==> run E <==
==> flow/design.v <==
`timescale 1ns/1ps
module top(
	input clk,
	input rst,
	input valid,
	input dir,
	input signed [31:0] n,
	output [31:0] zeroCount,
	output signed [31:0] xOut
);
	reg signed [31:0] xReg;
	wire signed [31:0] xNext;
	always @(posedge clk or posedge rst)begin
		if(rst) xReg<=32'sd50;
		else if(valid) xReg<=xNext;
	end
	assign xOut=xReg;
	wire signed[31:0] signedN;
	assign signedN=dir? n: -n;
	wire signed [31:0] addOut;
	wire signed [31:0] modOut;
	wire signed [31:0] normOut;
	wire zeroHit;
	adder uAdd(.a(xReg), .b(signedN), .sum(addOut));
	modulo uMod(.in(addOut), .out(modOut));
	normalize uNorm(.in(modOut), .out(normOut));
	comparator uCmp(.in(normOut), .zero(zeroHit));
	assign xNext=normOut;
	counter uCnt(
		.clk(clk),
		.rst(rst),
		.inc(valid&zeroHit),
		.count(zeroCount)
	);
endmodule
module adder(
	input signed [31:0] a,
	input signed [31:0] b,
	output signed [31:0] sum
);
	assign sum=a+b;
endmodule
module modulo(
	input signed [31:0] in,
	output signed [31:0] out
);
	assign out=in%100;
endmodule
module normalize(
	input signed [31:0] in,
	output signed [31:0] out
);
	assign out=(in<0)? (in+100): in;
endmodule
module comparator(
	input signed [31:0] in,
	output zero
);
	assign zero = (in==0);
endmodule
module counter(
	input clk,
	input rst,
	input inc,
	output reg [31:0] count
);
	always @(posedge clk or posedge rst)begin
		if(rst) count<=32'd0;
		else if(inc) count<=count+1;
	end
endmodule
==> flow/run.sh <==
#!/bin/bash
# the make line also repeats each setting of config.mk as NAME=value (left out here)
make -C /OpenROAD-flow-scripts/flow DESIGN_CONFIG=/design/flow/config.mk WORK_HOME=/design/flow/orfs CLKGATE_MAP_FILE= finish
==> flow/config.mk <==
export PLATFORM = sky130hd
export DESIGN_NAME = top
export DESIGN_NICKNAME = top
export VERILOG_FILES = /design/flow/design.v
export SDC_FILE = /design/flow/constraint.sdc
export NUM_CORES = 4
export LEC_CHECK = 0
export CAP_MARGIN = 20
export CELL_PAD_IN_SITES_DETAIL_PLACEMENT = 2
export CELL_PAD_IN_SITES_GLOBAL_PLACEMENT = 1
export CORE_ASPECT_RATIO = 1.84
export CORE_MARGIN = 8
export CORE_UTILIZATION = 20
export CTS_CLUSTER_DIAMETER = 330
export CTS_CLUSTER_SIZE = 37
export GPL_ROUTABILITY_DRIVEN = 0
export GPL_TIMING_DRIVEN = 0
export MAX_ROUTING_LAYER = met5
export MIN_ROUTING_LAYER = met2
export PLACE_DENSITY = 0.41
export SLEW_MARGIN = 40
export TNS_END_PERCENT = 35
==> flow/constraint.sdc <==
create_clock -name core_clock -period 21.2 [get_ports {clk}]
set_input_delay 4.2400 -clock core_clock [delete_from_list [all_inputs] [get_ports {clk}]]
set_output_delay 4.2400 -clock core_clock [all_outputs]
set_load 0.01 [all_outputs]
==> inputs of run B, as changes to run E <==
- CELL_PAD_IN_SITES_DETAIL_PLACEMENT: 2 -> not set
- CELL_PAD_IN_SITES_GLOBAL_PLACEMENT: 1 -> not set
- CORE_ASPECT_RATIO: 1.84 -> not set
- CORE_MARGIN: 8 -> 2
- CORE_UTILIZATION: 20 -> 58
- CTS_CLUSTER_DIAMETER: 330 -> not set
- CTS_CLUSTER_SIZE: 37 -> not set
- GPL_ROUTABILITY_DRIVEN: 0 -> not set
- GPL_TIMING_DRIVEN: 0 -> not set
- MAX_ROUTING_LAYER: met5 -> not set
- MIN_ROUTING_LAYER: met2 -> not set
- PLACE_DENSITY: 0.41 -> not set
- SETUP_SLACK_MARGIN: not set -> -0.3
- SLEW_MARGIN: 40 -> 20
- TNS_END_PERCENT: 35 -> not set
==> flow/constraint.sdc (replaced) <==
create_clock -name core_clock -period 18.1 [get_ports {clk}]
set_input_delay 3.6200 -clock core_clock [delete_from_list [all_inputs] [get_ports {clk}]]
set_output_delay 3.6200 -clock core_clock [all_outputs]
set_load 0.01 [all_outputs]
==> job_summary.md <==
### Metrics collected by this job

| Metric | Value |
|---|---|
| Post-DP HPWL | 52.5 mm |
| Final Util | 31.1% |
| CP Depth | 94 |
| Clock buffers | 13 |
| Max Fclk | 0.0387 GHz |
| DR WL met3 | 23.4 mm |
| Status | failed layout checks |
| Post-Route WL | 71.0 mm |
| Worst setup SP type | input pin |
| Failed Checks | negative setup slack |
| Sequential share of cell area | 7.62% |
| Final setup fails | 62 |
| Fin worst setup slack | -4.62 ns |
| Vias in the first global route | 25100 |
| Tmin final | 25.82 ns |
| Cell count after placement | 2687 |
| CTS tree | yes |
# the run above: run E

==> job_summary.md <==
### Flow metrics

| Metric | Value |
|---|---|
| Post-Syn Area | 13600 µm² |
| Synthesis Warnings | 2 |
| Post-DP HPWL | 42.6 mm |
| Status | aborted with a tool error |
| Clk buf depth | 2 |
| Gr busiest metal | met2 |
| Err | [ERROR GRT-0116] Global routing finished with congestion. Check the congestion regions in the DRC Viewer. |
| Halt point of the flow | 5_1_grt |
| H-Tree Depth | 3 |
| # hold bufs at CTS | 0 |
# the run above: run B


========
==> trial 67: inputs <==
// top: RTL as listed in full above, without the edits since
clock: 34.0 ns
lec_check: 0
abc_area: 0
cap_margin: 20
cell_pad_in_sites_global_placement: 0
core_aspect_ratio: 0.5
core_margin: 2
core_utilization: 62
cts_cluster_diameter: 397
cts_cluster_size: 98
hold_slack_margin: 0.27
setup_slack_margin: -1.74
slew_margin: 20
run.sh (not shown) runs the stock make flow with config.mk's settings and CLKGATE_MAP_FILE=.
==> trial 13 (differences from trial 67) <==
==> flow/config.mk (replaced) <==
export PLATFORM = sky130hd
export DESIGN_NAME = top
export DESIGN_NICKNAME = top
export VERILOG_FILES = /design/flow/design.v
export SDC_FILE = /design/flow/constraint.sdc
export NUM_CORES = 4
export LEC_CHECK = 0
export CAP_MARGIN = 20
export CORE_MARGIN = 2
export CORE_UTILIZATION = 59
export SLEW_MARGIN = 20
==> flow/constraint.sdc (replaced) <==
create_clock -name core_clock -period 22.7 [get_ports {clk}]
set_input_delay 4.5400 -clock core_clock [delete_from_list [all_inputs] [get_ports {clk}]]
set_output_delay 4.5400 -clock core_clock [all_outputs]
set_load 0.01 [all_outputs]
==> results <==
- Synthesized cell count is the same in trial 13 and trial 67.
- Synthesized area is the same in trial 67 and trial 13.
- In trial 13 the die area is larger than in trial 67, by about 4.6%.
- Trial 13 failed in 5_1_grt. Trial 67 went through all stages and came out clean.
==> figures <==
|  | trial 67 | trial 13 |
|---|---|---|
| Run status | finished clean | did not finish |
| Last stage reached | - | 5_1_grt |
| Count of flip-flops with a built-in enable after synthesis | 0 | 0 |
| CTS resizes | 0 | 162 |
| Die Area | 23,300 sq um | 24,300 sq um |
| Instance tally after logic synthesis | 1,730 | 1,730 |
| Max H-tree Level | 3 | 3 |
| DIE HEIGHT | 109 um | 156 um |
| HPWL after detailed placement | 31,700 um | 43,600 um |
| Floorplan core density | 63.0% | 60.2% |
| Synthesized-area fraction occupied by xor and xnor cells | 11.3% | 11.3% |
| Number of nets in the synthesized netlist | 1,806 | 1,806 |
| Post-CTS repair timing setup buffer count | 0 | 61 |
| Standard-cell rows | 38 | 55 |
| Post-synthesis adder-cell area fraction | 4.33% | 4.33% |
| Die span in x | 214 um | 156 um |
| Count of pins on the block boundary | 100 | 100 |
| Placement Cell Area | 14,800 sq um | 19,800 sq um |
| Yosys simple share | 26.2% | 26.2% |
| Number of instances in the placed design | 2,077 | 2,630 |
| Floorplan core area | 21,600 sq um | 22,600 sq um |
| RePlAce Congestion | 1.03 | 0.963 |
| Count of cell types in the netlist | 141 | 141 |
| DP Worst Slack | 1.13 ns | -3.59 ns |
